==> run a: inputs <==
## mapper
module mapper #(
    parameter DIM4_WIDTH = 8,  
    parameter DIM3_WIDTH = 8, 
    parameter DIM2_WIDTH = 8,  
    parameter DIM1_WIDTH = 8,
    parameter IDX4_WIDTH = 8,  
    parameter IDX3_WIDTH = 8, 
    parameter IDX2_WIDTH = 8,  
    parameter IDX1_WIDTH = 8,
    parameter ROW_MAJOR = 1,   
    parameter ADDR_WIDTH = 32 
)( 
    input  logic                        clk,            
    input  logic                        rst,            
    input  logic [DIM4_WIDTH - 1:0]     dim4, 
    input  logic [DIM3_WIDTH - 1:0]     dim3, 
    input  logic [DIM2_WIDTH - 1:0]     dim2,
    input  logic [DIM1_WIDTH - 1:0]     dim1,
    input  logic [IDX4_WIDTH - 1:0]     idx4,
    input  logic [IDX3_WIDTH - 1:0]     idx3, 
    input  logic [IDX2_WIDTH - 1:0]     idx2,
    input  logic [IDX1_WIDTH - 1:0]     idx1,
    input  logic [ADDR_WIDTH - 1:0]     base_addr,
    output logic [ADDR_WIDTH - 1:0]     addr
);
==> flow/config.mk <==
export PLATFORM = sky130hd
export DESIGN_NAME = mapper
export DESIGN_NICKNAME = mapper
export VERILOG_FILES = /design/flow/design.v
export SDC_FILE = /design/flow/constraint.sdc
export NUM_CORES = 4
export LEC_CHECK = 0
export ABC_AREA = 1
export CAP_MARGIN = 0
export CORE_ASPECT_RATIO = 0.5
export CORE_MARGIN = 2
export CORE_UTILIZATION = 69
export CTS_CLUSTER_DIAMETER = 375
export CTS_CLUSTER_SIZE = 100
export PLACE_DENSITY = 0.37
export SETUP_SLACK_MARGIN = 2.31
export SLEW_MARGIN = 20
export TNS_END_PERCENT = 10
==> flow/constraint.sdc <==
create_clock -name core_clock -period 10.1 [get_ports {clk}]
set_input_delay 2.0200 -clock core_clock [delete_from_list [all_inputs] [get_ports {clk}]]
set_output_delay 2.0200 -clock core_clock [all_outputs]
set_load 0.01 [all_outputs]
run.sh (not shown) runs the stock make flow with config.mk's settings and CLKGATE_MAP_FILE=.
==> run b: changes against run a <==
==> flow/config.mk (replaced) <==
export PLATFORM = sky130hd
export DESIGN_NAME = mapper
export DESIGN_NICKNAME = mapper
export VERILOG_FILES = /design/flow/design.v
export SDC_FILE = /design/flow/constraint.sdc
export NUM_CORES = 4
export LEC_CHECK = 0
export CAP_MARGIN = 20
export CORE_ASPECT_RATIO = 0.91
export CORE_MARGIN = 2
export CORE_UTILIZATION = 72
export CTS_CLUSTER_DIAMETER = 400
export CTS_CLUSTER_SIZE = 10
export PLACE_DENSITY = 0.37
export SLEW_MARGIN = 20
export TNS_END_PERCENT = 40
==> flow/constraint.sdc (replaced) <==
create_clock -name core_clock -period 6.22 [get_ports {clk}]
set_input_delay 1.2440 -clock core_clock [delete_from_list [all_inputs] [get_ports {clk}]]
set_output_delay 1.2440 -clock core_clock [all_outputs]
set_load 0.01 [all_outputs]
==> run c: changes against run a <==
==> flow/config.mk (replaced) <==
export PLATFORM = sky130hd
export DESIGN_NAME = mapper
export DESIGN_NICKNAME = mapper
export VERILOG_FILES = /design/flow/design.v
export SDC_FILE = /design/flow/constraint.sdc
export NUM_CORES = 4
export LEC_CHECK = 0
export CAP_MARGIN = 20
export CORE_MARGIN = 2
export CORE_UTILIZATION = 40
export SLEW_MARGIN = 20
==> flow/constraint.sdc (replaced) <==
create_clock -name core_clock -period 12.0 [get_ports {clk}]
set_input_delay 2.4000 -clock core_clock [delete_from_list [all_inputs] [get_ports {clk}]]
set_output_delay 2.4000 -clock core_clock [all_outputs]
set_load 0.01 [all_outputs]
==> run d: changes against run a <==
==> flow/config.mk (replaced) <==
export PLATFORM = sky130hd
export DESIGN_NAME = mapper
export DESIGN_NICKNAME = mapper
export VERILOG_FILES = /design/flow/design.v
export SDC_FILE = /design/flow/constraint.sdc
export NUM_CORES = 4
export LEC_CHECK = 0
export CAP_MARGIN = 20
export CORE_ASPECT_RATIO = 0.5
export CORE_MARGIN = 2
export CORE_UTILIZATION = 56
export CTS_CLUSTER_DIAMETER = 182
export CTS_CLUSTER_SIZE = 98
export PLACE_DENSITY = 0.41
export SLEW_MARGIN = 20
export TNS_END_PERCENT = 5
==> flow/constraint.sdc (replaced) <==
create_clock -name core_clock -period 12.0 [get_ports {clk}]
set_input_delay 2.4000 -clock core_clock [delete_from_list [all_inputs] [get_ports {clk}]]
set_output_delay 2.4000 -clock core_clock [all_outputs]
set_load 0.01 [all_outputs]
==> notes <==
Run b finished with negative setup slack left. Run a completed with no timing, DRC or antenna violations. Run d completed with no timing, DRC or antenna violations. Run c ran to the end with no violations. In synthesized cell count, run d and run c do not differ. Of run d and run b, run d has the higher worst setup slack (gap 3500 ps). Wire length: run c < run d < run b < run a. Utilization: run b > run a > run d > run c. Final area, highest first: run a, run b, run c, run d. Hold slack, lowest first: run b, run c, run d, run a. The highest final cell count belongs to run a, the lowest to run d. In sequential cell count, run d and run b do not differ. The highest sequential share of layout area belongs to run d, the lowest to run a.

---

==> job 7207 <==
==> flow/design.v <==
module mapper #(
    parameter DIM4_WIDTH = 8,  
    parameter DIM3_WIDTH = 8, 
    parameter DIM2_WIDTH = 8,  
    parameter DIM1_WIDTH = 8,
    parameter IDX4_WIDTH = 8,  
    parameter IDX3_WIDTH = 8, 
    parameter IDX2_WIDTH = 8,  
    parameter IDX1_WIDTH = 8,
    parameter ROW_MAJOR = 1,   
    parameter ADDR_WIDTH = 32 
)( 
    input  logic                        clk,            
    input  logic                        rst,            
    input  logic [DIM4_WIDTH - 1:0]     dim4, 
    input  logic [DIM3_WIDTH - 1:0]     dim3, 
    input  logic [DIM2_WIDTH - 1:0]     dim2,
    input  logic [DIM1_WIDTH - 1:0]     dim1,
    input  logic [IDX4_WIDTH - 1:0]     idx4,
    input  logic [IDX3_WIDTH - 1:0]     idx3, 
    input  logic [IDX2_WIDTH - 1:0]     idx2,
    input  logic [IDX1_WIDTH - 1:0]     idx1,
    input  logic [ADDR_WIDTH - 1:0]     base_addr,
    output logic [ADDR_WIDTH - 1:0]     addr
);
    logic [ADDR_WIDTH - 1:0] mult1_result, mult2_result, mult3_result;
    logic [ADDR_WIDTH - 1:0] dim3_dim2_dim1, dim2_dim1;
    logic [ADDR_WIDTH - 1:0] addr_temp;
    generate
        if (ROW_MAJOR) begin : row_major_block
            always_ff @(posedge clk or posedge rst) begin
                if (rst) begin
                    dim2_dim1 <= '0;
                    dim3_dim2_dim1 <= '0;
                end else begin
                    dim2_dim1 <= dim2 * dim1;
                    dim3_dim2_dim1 <= dim3 * dim2 * dim1;
                end
            end
            always_ff @(posedge clk or posedge rst) begin
                if (rst) begin
                    mult1_result <= '0;
                    mult2_result <= '0;
                    mult3_result <= '0;
                end else begin
                    mult1_result <= idx4 * dim3_dim2_dim1;
                    mult2_result <= idx3 * dim2_dim1;
                    mult3_result <= idx2 * dim1;
                end
            end
            always_ff @(posedge clk or posedge rst) begin
                if (rst) begin
                    addr_temp <= '0;
                end else begin
                    addr_temp <= base_addr + mult1_result + mult2_result + mult3_result + idx1;
                end
            end
        end else begin : column_major_block
            always_ff @(posedge clk or posedge rst) begin
                if (rst) begin
                    dim2_dim1 <= '0;
                    dim3_dim2_dim1 <= '0;
                end else begin
                    dim2_dim1 <= dim2 * dim1;
                    dim3_dim2_dim1 <= dim3 * dim2 * dim1;
                end
            end
            always_ff @(posedge clk or posedge rst) begin
                if (rst) begin
                    mult1_result <= '0;
                    mult2_result <= '0;
                    mult3_result <= '0;
                end else begin
                    mult1_result <= idx4 * dim3_dim2_dim1;
                    mult2_result <= idx3 * dim2_dim1;
                    mult3_result <= idx1 * dim2;
                end
            end
            always_ff @(posedge clk or posedge rst) begin
                if (rst) begin
                    addr_temp <= '0;
                end else begin
                    addr_temp <= base_addr + mult1_result + mult2_result + mult3_result + idx2;
                end
            end
        end
    endgenerate
    assign addr = addr_temp;
endmodule
==> flow/run.sh <==
#!/bin/bash
# the make line also repeats each setting of config.mk as NAME=value (left out here)
make -C /OpenROAD-flow-scripts/flow DESIGN_CONFIG=/design/flow/config.mk WORK_HOME=/design/flow/orfs CLKGATE_MAP_FILE= finish
==> flow/config.mk <==
export PLATFORM = sky130hd
export DESIGN_NAME = mapper
export DESIGN_NICKNAME = mapper
export VERILOG_FILES = /design/flow/design.v
export SDC_FILE = /design/flow/constraint.sdc
export NUM_CORES = 4
export LEC_CHECK = 0
export CAP_MARGIN = 5
export CORE_ASPECT_RATIO = 0.72
export CORE_MARGIN = 2
export CORE_UTILIZATION = 72
export CTS_CLUSTER_SIZE = 41
export HOLD_SLACK_MARGIN = 0.3
export MAX_ROUTING_LAYER = met4
export SETUP_SLACK_MARGIN = 0.34
export SLEW_MARGIN = 20
==> flow/constraint.sdc <==
create_clock -name core_clock -period 6.22 [get_ports {clk}]
set_input_delay 1.2440 -clock core_clock [delete_from_list [all_inputs] [get_ports {clk}]]
set_output_delay 1.2440 -clock core_clock [all_outputs]
set_load 0.01 [all_outputs]
==> inputs of job 1513, as changes to job 7207 <==
CAP_MARGIN = 20   (was 5)
CORE_ASPECT_RATIO = unset   (was 0.72)
CORE_UTILIZATION = 65   (was 72)
CTS_CLUSTER_SIZE = unset   (was 41)
HOLD_SLACK_MARGIN = unset   (was 0.3)
SETUP_SLACK_MARGIN = 2.13   (was 0.34)
TNS_END_PERCENT = 5   (was unset)
==> flow/constraint.sdc (replaced) <==
create_clock -name core_clock -period 7.96 [get_ports {clk}]
set_input_delay 1.5920 -clock core_clock [delete_from_list [all_inputs] [get_ports {clk}]]
set_output_delay 1.5920 -clock core_clock [all_outputs]
set_load 0.01 [all_outputs]
==> inputs of job 6231, as changes to job 7207 <==
CORE_ASPECT_RATIO = unset   (was 0.72)
HOLD_SLACK_MARGIN = unset   (was 0.3)
SETUP_SLACK_MARGIN = 0.43   (was 0.34)
==> flow/constraint.sdc (replaced) <==
create_clock -name core_clock -period 7.19 [get_ports {clk}]
set_input_delay 1.4380 -clock core_clock [delete_from_list [all_inputs] [get_ports {clk}]]
set_output_delay 1.4380 -clock core_clock [all_outputs]
set_load 0.01 [all_outputs]
==> out/writeup.txt <==
The run finished, with violations left. The report lists the violated layout checks as negative setup slack. The number of nets in the layout was 3864. The die area is 42200 um^2. The tools report the number of endpoints failing setup at the final stage as 10.

After routing the design area is 30400 um^2. The logs give -640 ps for the final worst slack and 18 for the post-CTS setup repair buffer count.
the above is filed under job 1513

==> out/writeup.txt <==
The most critical min-delay path falls under reg -> reg. The number of setup buffers added after CTS is 23. The run did not pass the layout checks because of negative setup slack. The finished cells cover 31500 um^2.

In the final design database the tool counted 3960 nets. The tools report the final worst slack as -2250 ps. Critical path depth: 32. The flow ran to the end, but the layout failed its checks. The number of endpoints failing setup at the final stage is 18.

Per the post-route antenna check, the number of violating nets is 0.
the above is filed under job 7207

==> out/writeup.txt <==
Area occupied by multi-input gates: 21500 um^2. After the last flow step, the layout net total stands at 3889. The final worst slack was -1320 ps.

The report lists the violated layout checks as negative setup slack. The run finished, with violations left. Per the repair_timing log after CTS, setup buffers inserted total 18.

The die area was 38200 um^2. The via count of the routed design is 20400, and the number of endpoints failing setup at the final stage is 14. The layout stage reports a final design area of 30600 um^2.
the above is filed under job 6231

